## fpga3
module fpga3(
    input [3:0] SW,
    input rot_A, input rot_B, input rot_dwn,
    input BTN0, input BTN1, input BTN2,
    input reset, input clk,
    output [7:0] LED,
	 output R, output G, output B,
	 output h_sync, output v_sync
    );
reg[10:0] H_scan,V_scan;
wire H_on , V_on;
wire[10:0] X_pix , Y_pix;
reg RR , GG , BB;
reg[2:0] pattn;
reg[3:0] rot_indx;
reg[19:0] debcnt;
reg scal2;
wire scal1,scal_change;
reg[2:0] pattn_scal;
reg dett_A,dett_B,deb_A,deb_B,deb_AA;
wire[10:0] RAD;
reg[10:0] X_cntr;
wire R210,R220,R230,R240,R250,R212,R214,R216 ;
wire G210,G220,G230,G240,G250,G212,G214,G216;
wire B210,B220,B230,B240,B250,B212,B214,B216;
always@(posedge reset or posedge clk)
	if(reset)
		H_scan<= 11'h000;
	else if(H_scan== 11'd1040)
		H_scan<= 11'h001;
	else
		H_scan<= H_scan+11'h001; 
always@(posedge reset or posedge clk)
	if(reset)
		V_scan<= 11'h000;
	else if(V_scan== 11'd666 && H_scan== 11'd1040 )
		V_scan<= 11'h001;
	else if(H_scan== 11'd1040)
		V_scan<= V_scan+11'h001; 
	else
		V_scan<= V_scan;
assign  H_on= (H_scan>= 11'd0105 && H_scan<= 11'd0904);
assign  V_on= (V_scan>= 11'd0023 && V_scan<= 11'd0622);
assign  h_sync= ~(H_scan>= 11'd0921 && H_scan<= 11'd1040);
assign  v_sync= ~(V_scan>= 11'd0659 && V_scan<= 11'd0666);
assign  X_pix= (H_scan>=11'd0105 && H_scan<=11'd0904)? H_scan - 11'd0105 : 11'd0000;
assign  Y_pix= (V_scan>=11'd0023 && V_scan<=11'd0622)? V_scan - 11'd0023 : 11'd0000;
assign  R= RR;
assign  G= GG;            			  
assign  B= BB;
always@(*)
	if(~H_on || ~V_on || ~SW[0])
		RR=1'b0;
	else if(pattn==3'b001 && ((X_pix>=11'd0001 && X_pix<=11'd0300) || (X_pix>=11'd0601 && X_pix<=11'd0700)))
		RR= 1'b1;
	else if(pattn==3'b010)
		case({pattn_scal, rot_indx})  
			7'b0010000,7'b0010100:RR= R210;
			7'b0010001,7'b0010101:RR= R212; 
			7'b0010010,7'b0010110:RR= R214;
			7'b0010011,7'b0010111:RR= R216;
			7'b0100000,7'b0100001,7'b0100010,7'b0100011,
			7'b0100100,7'b0100101,7'b0100110,7'b0100111:
						RR= R220;
  ...
For scale: ~58 flip-flops, ~44000 sq um of cells after synthesis.
Settings: LEC_CHECK=0, ABC_AREA=1, CAP_MARGIN=20, CELL_PAD_IN_SITES_GLOBAL_PLACEMENT=0, CORE_ASPECT_RATIO=0.92, CORE_MARGIN=2, CORE_UTILIZATION=72, CTS_CLUSTER_DIAMETER=211, CTS_CLUSTER_SIZE=50, GPL_TIMING_DRIVEN=1, MAX_ROUTING_LAYER=met4, PLACE_DENSITY=0.35, SETUP_SLACK_MARGIN=2.31, SLEW_MARGIN=20, TNS_END_PERCENT=35; clock period 26.9 ns.
run.sh (not shown) runs the stock make flow with config.mk's settings and CLKGATE_MAP_FILE=.
The first run reached the layout checks and failed them: setup timing.
Then changed:
- CELL_PAD_IN_SITES_GLOBAL_PLACEMENT: 0 -> not set
- CORE_ASPECT_RATIO: 0.92 -> not set
- CTS_CLUSTER_DIAMETER: 211 -> 233
- CTS_CLUSTER_SIZE: 50 -> not set
- GPL_TIMING_DRIVEN: 1 -> not set
- MAX_ROUTING_LAYER: met4 -> not set
- PLACE_DENSITY: 0.35 -> not set
- SETUP_SLACK_MARGIN: 2.31 -> not set
- TNS_END_PERCENT: 35 -> not set
- clock period: 26.9 -> 34.1 ns (I/O delays scaled with it)
The new run completed with no timing, DRC or antenna violations; core utilization shrinks by 3.4 points; final area drops by 4.8%; synthesized cell count is unchanged.
Then changed:
- CAP_MARGIN: 20 -> 5
- SETUP_SLACK_MARGIN: not set -> -2.0
- clock period: 34.1 -> 27.7 ns (I/O delays scaled with it)
What happened:
- The new run finished but failed the layout checks on setup timing
- core utilization rose by 1.7 points
- wire length goes up slightly
- synthesized cell count stays the same
- final cell count rises by a few percent
- register-to-register slack got worse by 3.2 ns
- clock-buffer cell count fell by 1
- worst setup slack is worse by 2.2 ns
- cell area increases by a few percent
- flip-flop count is unchanged

fpga3 again, from the RTL that the note above started with.
clock: 12.4 ns
lec_check: 0
abc_area: 0
cap_margin: 20
core_margin: 2
core_utilization: 72
cts_cluster_diameter: 311
cts_cluster_size: 72
place_density_lb_addon: 0.0
setup_slack_margin: 3.65
slew_margin: 20
The starting point finished but failed the layout checks on setup timing.
Next try:
ABC_AREA = default   (was 0)
CTS_CLUSTER_DIAMETER = default   (was 311)
CTS_CLUSTER_SIZE = 50   (was 72)
PLACE_DENSITY_LB_ADDON = 0.01   (was 0.0)
SETUP_SLACK_MARGIN = 4.75   (was 3.65)
clock period = 16.8 ns   (was 12.4 ns; I/O delays follow)
The new run produced a layout that fails on setup timing.
Cell area shrinks by 1.5%.
Setup slack improved by 1.7 ns.
Cell count shrinks by 1.3%.
Count of clock-buffer cells in the layout shrinks by 1.
Wire length shrinks by 8.5%.
Non-clock buffer count shrinks by 83.
Synthesized area does not change.
First-iteration DRC count shrinks by 24%.
Next try:
ABC_AREA = 1   (was default)
CTS_CLUSTER_SIZE = default   (was 50)
PLACE_DENSITY_LB_ADDON = default   (was 0.01)
SETUP_SLACK_MARGIN = default   (was 4.75)
clock period = 61.7 ns   (was 16.8 ns; I/O delays follow)
Effect:
- The changed run passed the timing, design-rule and antenna checks
- via count grows by about 2%
- cell count climbs by 8.2%
- first-iteration DRC count increases by 17%
Next try:
ABC_AREA = default   (was 1)
CORE_UTILIZATION = 40   (was 72)
clock period = 48.5 ns   (was 61.7 ns; I/O delays follow)
Synthesized area fell by 3.7%.
Final area falls by 1.8%.
Core utilization falls by 33 points.
Worst setup slack degrades by 5.9 ns.
Global-route usage decreases by 18 points.
Flip-flop count stays the same.

## job 4459
Starting RTL as in the previous note.
==> flow/config.mk <==
export PLATFORM = sky130hd
export DESIGN_NAME = fpga3
export DESIGN_NICKNAME = fpga3
export VERILOG_FILES = /design/flow/design.v
export SDC_FILE = /design/flow/constraint.sdc
export NUM_CORES = 4
export LEC_CHECK = 0
export CAP_MARGIN = 25
export CELL_PAD_IN_SITES_GLOBAL_PLACEMENT = 3
export CORE_ASPECT_RATIO = 1.35
export CORE_MARGIN = 10
export CORE_UTILIZATION = 24
export CTS_CLUSTER_DIAMETER = 264
export CTS_CLUSTER_SIZE = 32
export GPL_ROUTABILITY_DRIVEN = 1
export GPL_TIMING_DRIVEN = 1
export MAX_ROUTING_LAYER = met4
export MIN_ROUTING_LAYER = met1
export PLACE_DENSITY = 0.61
export SETUP_SLACK_MARGIN = -1.75
export SLEW_MARGIN = 30
export TNS_END_PERCENT = 40
==> flow/constraint.sdc <==
create_clock -name core_clock -period 85.5 [get_ports {clk}]
set_input_delay 17.1000 -clock core_clock [delete_from_list [all_inputs] [get_ports {clk}]]
set_output_delay 17.1000 -clock core_clock [all_outputs]
set_load 0.01 [all_outputs]
> inputs changed (job 4459 -> job 7168)
# job 4459
export LEC_CHECK = 0
export CAP_MARGIN = 25
export CELL_PAD_IN_SITES_GLOBAL_PLACEMENT = 3
export CORE_ASPECT_RATIO = 1.35
export CORE_MARGIN = 10
export CORE_UTILIZATION = 24
export CTS_CLUSTER_DIAMETER = 264
export CTS_CLUSTER_SIZE = 32
export GPL_ROUTABILITY_DRIVEN = 1
export GPL_TIMING_DRIVEN = 1
export MAX_ROUTING_LAYER = met4
export MIN_ROUTING_LAYER = met1
export PLACE_DENSITY = 0.61
export SETUP_SLACK_MARGIN = -1.75
export SLEW_MARGIN = 30
export TNS_END_PERCENT = 40
create_clock -name core_clock -period 85.5 [get_ports {clk}]
# job 7168
export LEC_CHECK = 0
export CAP_MARGIN = 20
export CORE_MARGIN = 2
export CORE_UTILIZATION = 40
export SLEW_MARGIN = 20
create_clock -name core_clock -period 50.0 [get_ports {clk}]
--- outcome ---
Job 7168 -> job 4459: fraction of area in non-clock buffers flat
Both conditions hold for job 7168: the flow ran to the end and the final layout passed the timing, design-rule and antenna checks.
Critical path depth shrinks by a few percent when moving from job 4459 to job 7168.
Compared with job 4459, in job 7168 area growth from synthesis to final layout moved down; die width moved down; number of placement rows moved down; clock skew moved up.
Looking at post-placement setup slack, job 7168 sits 9960 ps lower than job 4459 does.
### job 7168 -> job 4357
# job 7168
export LEC_CHECK = 0
export CAP_MARGIN = 20
export CORE_MARGIN = 2
export CORE_UTILIZATION = 40
export SLEW_MARGIN = 20
create_clock -name core_clock -period 50.0 [get_ports {clk}]
# job 4357
export LEC_CHECK = 0
export ABC_AREA = 1
export CAP_MARGIN = 5
export CELL_PAD_IN_SITES_GLOBAL_PLACEMENT = 1
export CORE_MARGIN = 2
export CORE_UTILIZATION = 26
export CTS_CLUSTER_DIAMETER = 337
export CTS_CLUSTER_SIZE = 98
export GPL_ROUTABILITY_DRIVEN = 0
export PLACE_DENSITY = 0.43
export SLEW_MARGIN = 20
export TNS_END_PERCENT = 35
create_clock -name core_clock -period 50.0 [get_ports {clk}]
==> results <==
Job 4357: all stages complete, timing, DRC and antenna checks passed
Job 4357 vs job 7168, smallest setup slack after layout went up by 1570 ps.
Of job 4357 and job 7168, it is job 4357 that has the higher synthesized cell count.
On job 4357: total of clock buffers placed in the layout is 2 higher than what job 7168 gave.
Input-level comparison between job 6059 and job 4357:
# job 4357
export LEC_CHECK = 0
export ABC_AREA = 1
export CAP_MARGIN = 5
export CELL_PAD_IN_SITES_GLOBAL_PLACEMENT = 1
export CORE_MARGIN = 2
export CORE_UTILIZATION = 26
export CTS_CLUSTER_DIAMETER = 337
export CTS_CLUSTER_SIZE = 98
export GPL_ROUTABILITY_DRIVEN = 0
export PLACE_DENSITY = 0.43
export SLEW_MARGIN = 20
export TNS_END_PERCENT = 35
create_clock -name core_clock -period 50.0 [get_ports {clk}]
# job 6059
export LEC_CHECK = 0
export ABC_AREA = 1
export CAP_MARGIN = 20
export CORE_ASPECT_RATIO = 0.5
export CORE_MARGIN = 2
export CORE_UTILIZATION = 57
export CTS_CLUSTER_DIAMETER = 333
export CTS_CLUSTER_SIZE = 100
export GPL_ROUTABILITY_DRIVEN = 0
export PLACE_DENSITY = 0.86
export SLEW_MARGIN = 20
export TNS_END_PERCENT = 5
create_clock -name core_clock -period 50.0 [get_ports {clk}]
## What came out
- Re top-level port count: no difference whatsoever between job 4357 and job 6059.
- The worst setup slack of job 6059 is higher than that of job 4357.
- | global-route met2 utilization | lower: job 4357 |
- Sequential cell area share of job 4357 is on par with job 6059.
Inputs modified between job 6059 and job 1885:
# job 6059
export LEC_CHECK = 0
export ABC_AREA = 1
export CAP_MARGIN = 20
export CORE_ASPECT_RATIO = 0.5
export CORE_MARGIN = 2
export CORE_UTILIZATION = 57
export CTS_CLUSTER_DIAMETER = 333
export CTS_CLUSTER_SIZE = 100
export GPL_ROUTABILITY_DRIVEN = 0
export PLACE_DENSITY = 0.86
export SLEW_MARGIN = 20
export TNS_END_PERCENT = 5
create_clock -name core_clock -period 50.0 [get_ports {clk}]
# job 1885
export LEC_CHECK = 0
export ABC_AREA = 1
export CAP_MARGIN = 0
export CELL_PAD_IN_SITES_GLOBAL_PLACEMENT = 3
export CORE_MARGIN = 2
export CORE_UTILIZATION = 21
export GPL_ROUTABILITY_DRIVEN = 0
export MAX_ROUTING_LAYER = met4
export PLACE_DENSITY_LB_ADDON = 0.15
export SLEW_MARGIN = 15
export TNS_END_PERCENT = 35
create_clock -name core_clock -period 50.0 [get_ports {clk}]
### Flow results
As far as number of enable flip-flop cells goes, job 6059 and job 1885 are indistinguishable; the numbers are identical. Run comparison: job 1885 worst setup path endpoint B; job 6059 worst setup path endpoint G. Comparing job 1885 and job 6059, the lower count of clock-buffer cells in the layout is on job 1885. When the final numbers for job 1885 and job 6059 were put side by side, the setup slack turned out to be greater in job 6059. The register-to-register slack of job 1885 and that of job 6059 are within noise of each other. Job 1885 ran to completion and came out clean on the timing, design-rule and antenna checks. Comparing the two runs side by side, job 1885 comes out ahead of job 6059 on worst slew margin relative to its limit.
